==> branch umber: inputs <==
==> flow/design.v (excerpt) <==
module synch_fifo #(
    parameter   FIFO_WIDTH = 32,                       
    parameter   FIFO_DEPTH = 16,                       
    parameter   FIFO_PTR = 4                           
) (
    input       clk,                                   
    input       rst_n,                                 
    input       fifo_wren,                             
    input       fifo_rden,                             
    input       [FIFO_WIDTH-1:0] fifo_wrdata,          
    output reg  [FIFO_WIDTH-1:0] fifo_rddata,          
    output      fifo_full,                             
    output      fifo_empty,                            
    output      [FIFO_PTR:0] fifo_room_avail,          
    output      [FIFO_PTR:0] fifo_data_avail           
);
reg [FIFO_WIDTH-1:0] mem [0:FIFO_DEPTH-1];       
reg [FIFO_PTR-1:0] wr_ptr, rd_ptr;               
reg [FIFO_PTR:0] count;                          
assign fifo_data_avail = count;
assign fifo_full = (count == FIFO_DEPTH - 1);        
assign fifo_empty = (count == 0);                
assign fifo_room_avail = FIFO_DEPTH - count;
always @(posedge clk or negedge rst_n) begin
    if (!rst_n) begin
        wr_ptr <= 0;
        rd_ptr <= 0;
        count <= 0;
    end else begin
        if (fifo_wren && !fifo_full && !fifo_rden) begin
  ...
make LEC_CHECK=0 ABC_AREA=1 CAP_MARGIN=20 CORE_MARGIN=2 CORE_UTILIZATION=72 CTS_CLUSTER_DIAMETER=199 CTS_CLUSTER_SIZE=14 PLACE_DENSITY_LB_ADDON=0.14 SETUP_SLACK_MARGIN=0.38 SLEW_MARGIN=40 finish   # period 2.75 ns
run.sh (not shown) runs the stock make flow with config.mk's settings and CLKGATE_MAP_FILE=.
==> inputs of branch cedar, as changes to branch umber <==
==> flow/config.mk (replaced) <==
export PLATFORM = sky130hd
export DESIGN_NAME = synch_fifo
export DESIGN_NICKNAME = synch_fifo
export VERILOG_FILES = /design/flow/design.v
export SDC_FILE = /design/flow/constraint.sdc
export NUM_CORES = 4
export LEC_CHECK = 0
export ABC_AREA = 1
export CAP_MARGIN = 0
export CORE_MARGIN = 2
export CORE_UTILIZATION = 72
export CTS_CLUSTER_SIZE = 10
export PLACE_DENSITY = 0.41
export SETUP_SLACK_MARGIN = 0.65
export SLEW_MARGIN = 20
==> inputs of branch violet, as changes to branch umber <==
==> flow/config.mk (replaced) <==
export PLATFORM = sky130hd
export DESIGN_NAME = synch_fifo
export DESIGN_NICKNAME = synch_fifo
export VERILOG_FILES = /design/flow/design.v
export SDC_FILE = /design/flow/constraint.sdc
export NUM_CORES = 4
export LEC_CHECK = 0
export CAP_MARGIN = 20
export CORE_MARGIN = 2
export CORE_UTILIZATION = 56
export SLEW_MARGIN = 20
==> flow/constraint.sdc (replaced) <==
create_clock -name core_clock -period 5.22 [get_ports {clk}]
set_input_delay 1.0440 -clock core_clock [delete_from_list [all_inputs] [get_ports {clk}]]
set_output_delay 1.0440 -clock core_clock [all_outputs]
set_load 0.01 [all_outputs]
==> inputs of branch tundra, as changes to branch umber <==
==> flow/config.mk (replaced) <==
export PLATFORM = sky130hd
export DESIGN_NAME = synch_fifo
export DESIGN_NICKNAME = synch_fifo
export VERILOG_FILES = /design/flow/design.v
export SDC_FILE = /design/flow/constraint.sdc
export NUM_CORES = 4
export LEC_CHECK = 0
export CAP_MARGIN = 5
export CORE_MARGIN = 2
export CORE_UTILIZATION = 72
export CTS_CLUSTER_DIAMETER = 96
export CTS_CLUSTER_SIZE = 15
export HOLD_SLACK_MARGIN = -0.09
export SETUP_SLACK_MARGIN = 0.42
export SLEW_MARGIN = 20
==> flow/constraint.sdc (replaced) <==
create_clock -name core_clock -period 2.76 [get_ports {clk}]
set_input_delay 0.5520 -clock core_clock [delete_from_list [all_inputs] [get_ports {clk}]]
set_output_delay 0.5520 -clock core_clock [all_outputs]
set_load 0.01 [all_outputs]
==> results <==
Synthesized area is the same in branch violet and branch tundra. Branch violet went through all stages and came out clean. Branch tundra went through all stages and came out clean. Branch umber completed with no timing, DRC or antenna violations. Branch cedar died in global routing (5_1_grt). In synthesized cell count, branch violet and branch tundra do not differ. The highest clock power belongs to branch umber, the lowest to branch violet. Cell count, highest first: branch umber, branch violet, branch tundra. Non-clock buffer count: branch tundra > branch umber > branch violet. The lowest wire length belongs to branch violet, the highest to branch umber. Sequential power, highest first: branch umber, branch tundra, branch violet. Between branch violet and branch umber, the lower count of clock-buffer cells in the layout is in branch umber (gap 23). The highest clock skew belongs to branch umber, the lowest to branch violet.

==> try-raven <==
==> flow/design.v <==
`timescale 1ns / 1ps
module synch_fifo #(
    parameter   FIFO_WIDTH = 32,                       
    parameter   FIFO_DEPTH = 16,                       
    parameter   FIFO_PTR = 4                           
) (
    input       clk,                                   
    input       rst_n,                                 
    input       fifo_wren,                             
    input       fifo_rden,                             
    input       [FIFO_WIDTH-1:0] fifo_wrdata,          
    output reg  [FIFO_WIDTH-1:0] fifo_rddata,          
    output      fifo_full,                             
    output      fifo_empty,                            
    output      [FIFO_PTR:0] fifo_room_avail,          
    output      [FIFO_PTR:0] fifo_data_avail           
);
reg [FIFO_WIDTH-1:0] mem [0:FIFO_DEPTH-1];       
reg [FIFO_PTR-1:0] wr_ptr, rd_ptr;               
reg [FIFO_PTR:0] count;                          
assign fifo_data_avail = count;
assign fifo_full = (count == FIFO_DEPTH - 1);        
assign fifo_empty = (count == 0);                
assign fifo_room_avail = FIFO_DEPTH - count;
always @(posedge clk or negedge rst_n) begin
    if (!rst_n) begin
        wr_ptr <= 0;
        rd_ptr <= 0;
        count <= 0;
    end else begin
        if (fifo_wren && !fifo_full && !fifo_rden) begin
            mem[wr_ptr] <= fifo_wrdata;
            wr_ptr <= (wr_ptr + 1) % FIFO_DEPTH;
            count <= count + 1;
        end
        if (fifo_rden && !fifo_wren && !fifo_empty) begin
            fifo_rddata <= mem[rd_ptr];
            rd_ptr <= (rd_ptr + 1) % FIFO_DEPTH;
            count <= count - 1;
        end
        if (fifo_wren && fifo_rden && !fifo_full) begin
            if (fifo_empty)
                fifo_rddata <= fifo_wrdata;
            else begin
                mem[wr_ptr] <= fifo_wrdata;
                fifo_rddata <= mem[rd_ptr];
                wr_ptr <= wr_ptr + 1;
                rd_ptr <= rd_ptr + 1;
            end
        end
    end
end
endmodule
==> flow/run.sh <==
#!/bin/bash
# the make line also repeats each setting of config.mk as NAME=value (left out here)
make -C /OpenROAD-flow-scripts/flow DESIGN_CONFIG=/design/flow/config.mk WORK_HOME=/design/flow/orfs CLKGATE_MAP_FILE= finish
==> flow/config.mk <==
export PLATFORM = sky130hd
export DESIGN_NAME = synch_fifo
export DESIGN_NICKNAME = synch_fifo
export VERILOG_FILES = /design/flow/design.v
export SDC_FILE = /design/flow/constraint.sdc
export NUM_CORES = 4
export LEC_CHECK = 0
export CAP_MARGIN = 20
export CORE_MARGIN = 2
export CORE_UTILIZATION = 40
export SLEW_MARGIN = 20
==> flow/constraint.sdc <==
create_clock -name core_clock -period 4.95 [get_ports {clk}]
set_input_delay 0.9900 -clock core_clock [delete_from_list [all_inputs] [get_ports {clk}]]
set_output_delay 0.9900 -clock core_clock [all_outputs]
set_load 0.01 [all_outputs]
==> inputs of try-harbor, as changes to try-raven <==
CAP_MARGIN = 25   (was 20)
CELL_PAD_IN_SITES_GLOBAL_PLACEMENT = 2   (was not set)
CTS_CLUSTER_DIAMETER = 266   (was not set)
GPL_ROUTABILITY_DRIVEN = 0   (was not set)
GPL_TIMING_DRIVEN = 0   (was not set)
HOLD_SLACK_MARGIN = 0.24   (was not set)
MIN_ROUTING_LAYER = met2   (was not set)
PLACE_DENSITY_LB_ADDON = 0.15   (was not set)
TNS_END_PERCENT = 60   (was not set)
==> flow/constraint.sdc (replaced) <==
create_clock -name core_clock -period 3.7 [get_ports {clk}]
set_input_delay 0.7400 -clock core_clock [delete_from_list [all_inputs] [get_ports {clk}]]
set_output_delay 0.7400 -clock core_clock [all_outputs]
set_load 0.01 [all_outputs]
==> summary of the runs <==
try-harbor finished with setup timing left. try-raven ran to the end with no violations. In area after synthesis, try-raven and try-harbor do not differ. Against try-harbor, the via count of try-raven is lower by about 30%. Between try-harbor and try-raven, the lower sequential share of layout area is in try-harbor (gap 1.4 points). In sequential cell count, try-raven and try-harbor do not differ. Against try-harbor, the worst hold slack of try-raven is lower by 0.25 ns. In try-harbor the design area is larger than in try-raven, by about 2.6%. Between try-harbor and try-raven, the lower sequential power is in try-raven (gap 30%, measured against try-raven). Die area is the same in try-raven and try-harbor.

==> inputs of ember <==
Starts from the design.v that is shown in full above.
clock: 6.48 ns
lec_check: 0
cap_margin: 20
core_margin: 2
core_utilization: 68
setup_slack_margin: 1.87
slew_margin: 20
==> juniper (differences from ember) <==
--- a/flow/config.mk
+++ b/flow/config.mk
@@ -7,6 +7,5 @@
 export LEC_CHECK = 0
 export CAP_MARGIN = 20
 export CORE_MARGIN = 2
-export CORE_UTILIZATION = 68
-export SETUP_SLACK_MARGIN = 1.87
+export CORE_UTILIZATION = 19
 export SLEW_MARGIN = 20
==> flow/constraint.sdc (replaced) <==
create_clock -name core_clock -period 4.95 [get_ports {clk}]
set_input_delay 0.9900 -clock core_clock [delete_from_list [all_inputs] [get_ports {clk}]]
set_output_delay 0.9900 -clock core_clock [all_outputs]
set_load 0.01 [all_outputs]
==> maple (differences from ember) <==
==> flow/config.mk (replaced) <==
export PLATFORM = sky130hd
export DESIGN_NAME = synch_fifo
export DESIGN_NICKNAME = synch_fifo
export VERILOG_FILES = /design/flow/design.v
export SDC_FILE = /design/flow/constraint.sdc
export NUM_CORES = 4
export LEC_CHECK = 0
export CAP_MARGIN = 35
export CORE_MARGIN = 2
export CORE_UTILIZATION = 40
export GPL_ROUTABILITY_DRIVEN = 0
export SETUP_SLACK_MARGIN = 0.03
export SLEW_MARGIN = 20
==> flow/constraint.sdc (replaced) <==
create_clock -name core_clock -period 3.7 [get_ports {clk}]
set_input_delay 0.7400 -clock core_clock [delete_from_list [all_inputs] [get_ports {clk}]]
set_output_delay 0.7400 -clock core_clock [all_outputs]
set_load 0.01 [all_outputs]
==> fjord (differences from ember) <==
==> flow/config.mk (replaced) <==
export PLATFORM = sky130hd
export DESIGN_NAME = synch_fifo
export DESIGN_NICKNAME = synch_fifo
export VERILOG_FILES = /design/flow/design.v
export SDC_FILE = /design/flow/constraint.sdc
export NUM_CORES = 4
export LEC_CHECK = 0
export ABC_AREA = 1
export CAP_MARGIN = 0
export CORE_MARGIN = 2
export CORE_UTILIZATION = 72
export CTS_CLUSTER_SIZE = 10
export SETUP_SLACK_MARGIN = 0.27
export SLEW_MARGIN = 20
==> flow/constraint.sdc (replaced) <==
create_clock -name core_clock -period 2.75 [get_ports {clk}]
set_input_delay 0.5500 -clock core_clock [delete_from_list [all_inputs] [get_ports {clk}]]
set_output_delay 0.5500 -clock core_clock [all_outputs]
set_load 0.01 [all_outputs]
==> notes <==
- Between fjord and juniper, the lower sequential share of layout area is in juniper (gap 2.7 points).
- Hold slack: maple is higher than fjord (200 ps).
- fjord completed without violations. juniper went through all stages and came out clean. ember passed the timing, DRC and antenna checks. maple passed the timing, DRC and antenna checks.
- Combinational power: ember < juniper < maple < fjord.
- Of maple and juniper, maple has the higher clock-buffer cell count (gap 1).
- Clock skew, lowest first: ember, maple, fjord, juniper.

==> yarrow: inputs <==
Starts from the design.v that is shown in full above.
Settings: LEC_CHECK=0, ABC_AREA=1, CAP_MARGIN=20, CORE_MARGIN=2, CORE_UTILIZATION=68, SLEW_MARGIN=20; clock period 7.16 ns.
==> pepper (differences from yarrow) <==
--- a/flow/config.mk
+++ b/flow/config.mk
@@ -6,7 +6,8 @@
 export NUM_CORES = 4
 export LEC_CHECK = 0
-export ABC_AREA = 1
+export ABC_AREA = 0
 export CAP_MARGIN = 20
 export CORE_MARGIN = 2
 export CORE_UTILIZATION = 68
+export SETUP_SLACK_MARGIN = 1.87
 export SLEW_MARGIN = 20
==> comparison table <==
Result of the run: pepper complete, no violations; yarrow complete, no violations
Routed met1 length: pepper 30.1 mm; yarrow 29.6 mm
FP Core Util: pepper 68.8%; yarrow 68.9%
Min Clock Period, post-route: pepper 3980 ps; yarrow 3830 ps
Yosys adder share: pepper 0.534%; yarrow 0.548%
Average size of a mapped cell: pepper 14.8 sq um; yarrow 8.83 sq um
Gate Area: pepper 10,500 sq um; yarrow 9620 sq um
Ratio of total power to cell area: pepper 388 nW/um^2; yarrow 381 nW/um^2
Number of multi-input combinational cells: pepper 1,150; yarrow 2,245
Post-synth seq share: pepper 59.3%; yarrow 60.8%
Chip area in the Yosys report: pepper 28,100 sq um; yarrow 27,400 sq um
Post-Layout Cell Count: pepper 2,464; yarrow 3,658
Worst path buffer plus inverter count: pepper 2; yarrow 3
Fraction of standard cell area that is sequential: pepper 54.3%; yarrow 55.2%
Syn-to-layout area delta: pepper 9.37%; yarrow 10.3%
Synth Cell Area: pepper 28,100 sq um; yarrow 27,400 sq um
Clk network pwr share: pepper 24.4%; yarrow 24.1%
Multi-input logic portion of the cell area: pepper 34.2%; yarrow 31.9%
Met1 Use GR: pepper 48.3%; yarrow 53.2%
Wire length on met3: pepper 6.73 mm; yarrow 10.8 mm
XOR Share, Synth: pepper 0.405%; yarrow 0.288%
Final hold slack: pepper 568 ps; yarrow 553 ps
Top-area cell type share of the netlist area: pepper 58.2%; yarrow 59.7%
DP Area: pepper 28,900 sq um; yarrow 28,500 sq um
FILL cells: pepper 2,606; yarrow 2,802
Crit path required time: pepper 7480 ps; yarrow 5730 ps

==> run a <==
Starts from the design.v that is shown in full above.
make LEC_CHECK=0 CAP_MARGIN=25 CELL_PAD_IN_SITES_GLOBAL_PLACEMENT=2 CORE_MARGIN=2 CORE_UTILIZATION=40 CTS_CLUSTER_DIAMETER=266 GPL_ROUTABILITY_DRIVEN=0 GPL_TIMING_DRIVEN=0 HOLD_SLACK_MARGIN=0.24 MIN_ROUTING_LAYER=met2 SLEW_MARGIN=20 finish   # period 3.7 ns
==> run b (differences from run a) <==
==> flow/config.mk (replaced) <==
export PLATFORM = sky130hd
export DESIGN_NAME = synch_fifo
export DESIGN_NICKNAME = synch_fifo
export VERILOG_FILES = /design/flow/design.v
export SDC_FILE = /design/flow/constraint.sdc
export NUM_CORES = 4
export LEC_CHECK = 0
export CAP_MARGIN = 20
export CORE_MARGIN = 2
export CORE_UTILIZATION = 72
export CTS_CLUSTER_DIAMETER = 27
export CTS_CLUSTER_SIZE = 15
export HOLD_SLACK_MARGIN = -0.09
export PLACE_DENSITY = 0.37
export SETUP_SLACK_MARGIN = 0.42
export SLEW_MARGIN = 20
==> flow/constraint.sdc (replaced) <==
create_clock -name core_clock -period 2.75 [get_ports {clk}]
set_input_delay 0.5500 -clock core_clock [delete_from_list [all_inputs] [get_ports {clk}]]
set_output_delay 0.5500 -clock core_clock [all_outputs]
set_load 0.01 [all_outputs]
==> run c (differences from run a) <==
==> flow/config.mk (replaced) <==
export PLATFORM = sky130hd
export DESIGN_NAME = synch_fifo
export DESIGN_NICKNAME = synch_fifo
export VERILOG_FILES = /design/flow/design.v
export SDC_FILE = /design/flow/constraint.sdc
export NUM_CORES = 4
export LEC_CHECK = 0
export CAP_MARGIN = 20
export CORE_MARGIN = 2
export CORE_UTILIZATION = 40
export SLEW_MARGIN = 20
==> flow/constraint.sdc (replaced) <==
create_clock -name core_clock -period 10.0 [get_ports {clk}]
set_input_delay 2.0000 -clock core_clock [delete_from_list [all_inputs] [get_ports {clk}]]
set_output_delay 2.0000 -clock core_clock [all_outputs]
set_load 0.01 [all_outputs]
==> run d (differences from run a) <==
==> flow/config.mk (replaced) <==
export PLATFORM = sky130hd
export DESIGN_NAME = synch_fifo
export DESIGN_NICKNAME = synch_fifo
export VERILOG_FILES = /design/flow/design.v
export SDC_FILE = /design/flow/constraint.sdc
export NUM_CORES = 4
export LEC_CHECK = 0
export ABC_AREA = 1
export CAP_MARGIN = 0
export CORE_MARGIN = 2
export CORE_UTILIZATION = 72
export CTS_CLUSTER_DIAMETER = 356
export CTS_CLUSTER_SIZE = 98
export SETUP_SLACK_MARGIN = 0.66
export SLEW_MARGIN = 20
==> flow/constraint.sdc (replaced) <==
create_clock -name core_clock -period 2.75 [get_ports {clk}]
set_input_delay 0.5500 -clock core_clock [delete_from_list [all_inputs] [get_ports {clk}]]
set_output_delay 0.5500 -clock core_clock [all_outputs]
set_load 0.01 [all_outputs]
==> flow_summary.ini <==
; flow metrics
[outcome]
status = did not finish
haltStage = global routing (5_1_grt)
tool.error = [ERROR DPL-0033] detailed placement checks failed during check placement.

[floorplanning]
die_y_um = 202
fp_util_pct = 72.9

[synth]
top_area_share_pct = 58.2
syn-mean-instance-area_um2 = 14.8
muxShareOfSynthArea_pct = 22.8
syn_inst = 1897
synthTopCellsByCount = edfxtp_1 (544), mux2_2 (488), buf_2 (78)
synth_adder_area_share_pct = 0.534

[placed_design]
dp.cells = 2441
dpl.hpwl_um = 45800
[end of results for run b]
==> flow_summary.ini <==
; flow metrics
[synth]
synth.distinct_cells = 29
syn-mean-instance-area_um2 = 8.83
synthTopCellsByCount = nand2_1 (1,307), edfxtp_1 (544), o21ai_0 (474)
ys_cells = 3100
top_logic_kind = simple AND/OR/NAND/NOR gates
syn_inst = 3100
top_area_share_pct = 59.7
synth_adder_area_share_pct = 0.548

[placed_design]
dpl.hpwl_um = 47800
dp.cells = 3583

[global_route]
use_met2_pct = 89.9

[outcome]
tool.error = [ERROR GRT-0232] Routing congestion too high. Check the congestion heatmap in the GUI.
status = did not finish
haltStage = global routing (5_1_grt)

[floorplanning]
die_y_um = 199
fp_util_pct = 72.9
[end of results for run d]
==> flow_summary.ini <==
; synthesis and place-and-route metrics
[critical_path]
critical_path_depth = 5

[placed_design]
dp.cells = 2769
dpl.hpwl_um = 41500

[outcome]
status = complete, no violations

[power_and_ir_drop]
comb_cell_power_w = 0.00318
swShare_pct = 36.3

[synth]
synthTopCellsByCount = edfxtp_1 (544), mux2_2 (488), buf_2 (78)
top_area_share_pct = 58.2
syn_inst = 1897
synthTopCellsByArea = edfxtp_1 (58%), mux2_2 (20%), mux2i_1 (1.7%)

[clock_tree]
clkTransAtPathRegs_ps = 60

[floorplanning]
die_y_um = 269
fp_util_pct = 40.3
[end of results for run c]
==> flow_summary.ini <==
; synthesis and place-and-route metrics
[outcome]
status = complete, but fails checks
so_faults = negative setup slack

[synth]
syn_inst = 1897
top_logic_kind = multiplexers
muxShareOfSynthArea_pct = 22.8
synthTopCellsByCount = edfxtp_1 (544), mux2_2 (488), buf_2 (78)
synth_adder_area_share_pct = 0.534
top_area_share_pct = 58.2

[placed_design]
dpl.hpwl_um = 72800
dp.cells = 2930

[hold_path]
hold_end = mem[7][21]

[timing]
layout_setup_ws_ps = -237
setup_violations = 10

[floorplanning]
fp_util_pct = 40.3
die_y_um = 269
[end of results for run a]
Power figures rest on the tool's default switching activity, not on a simulated workload.
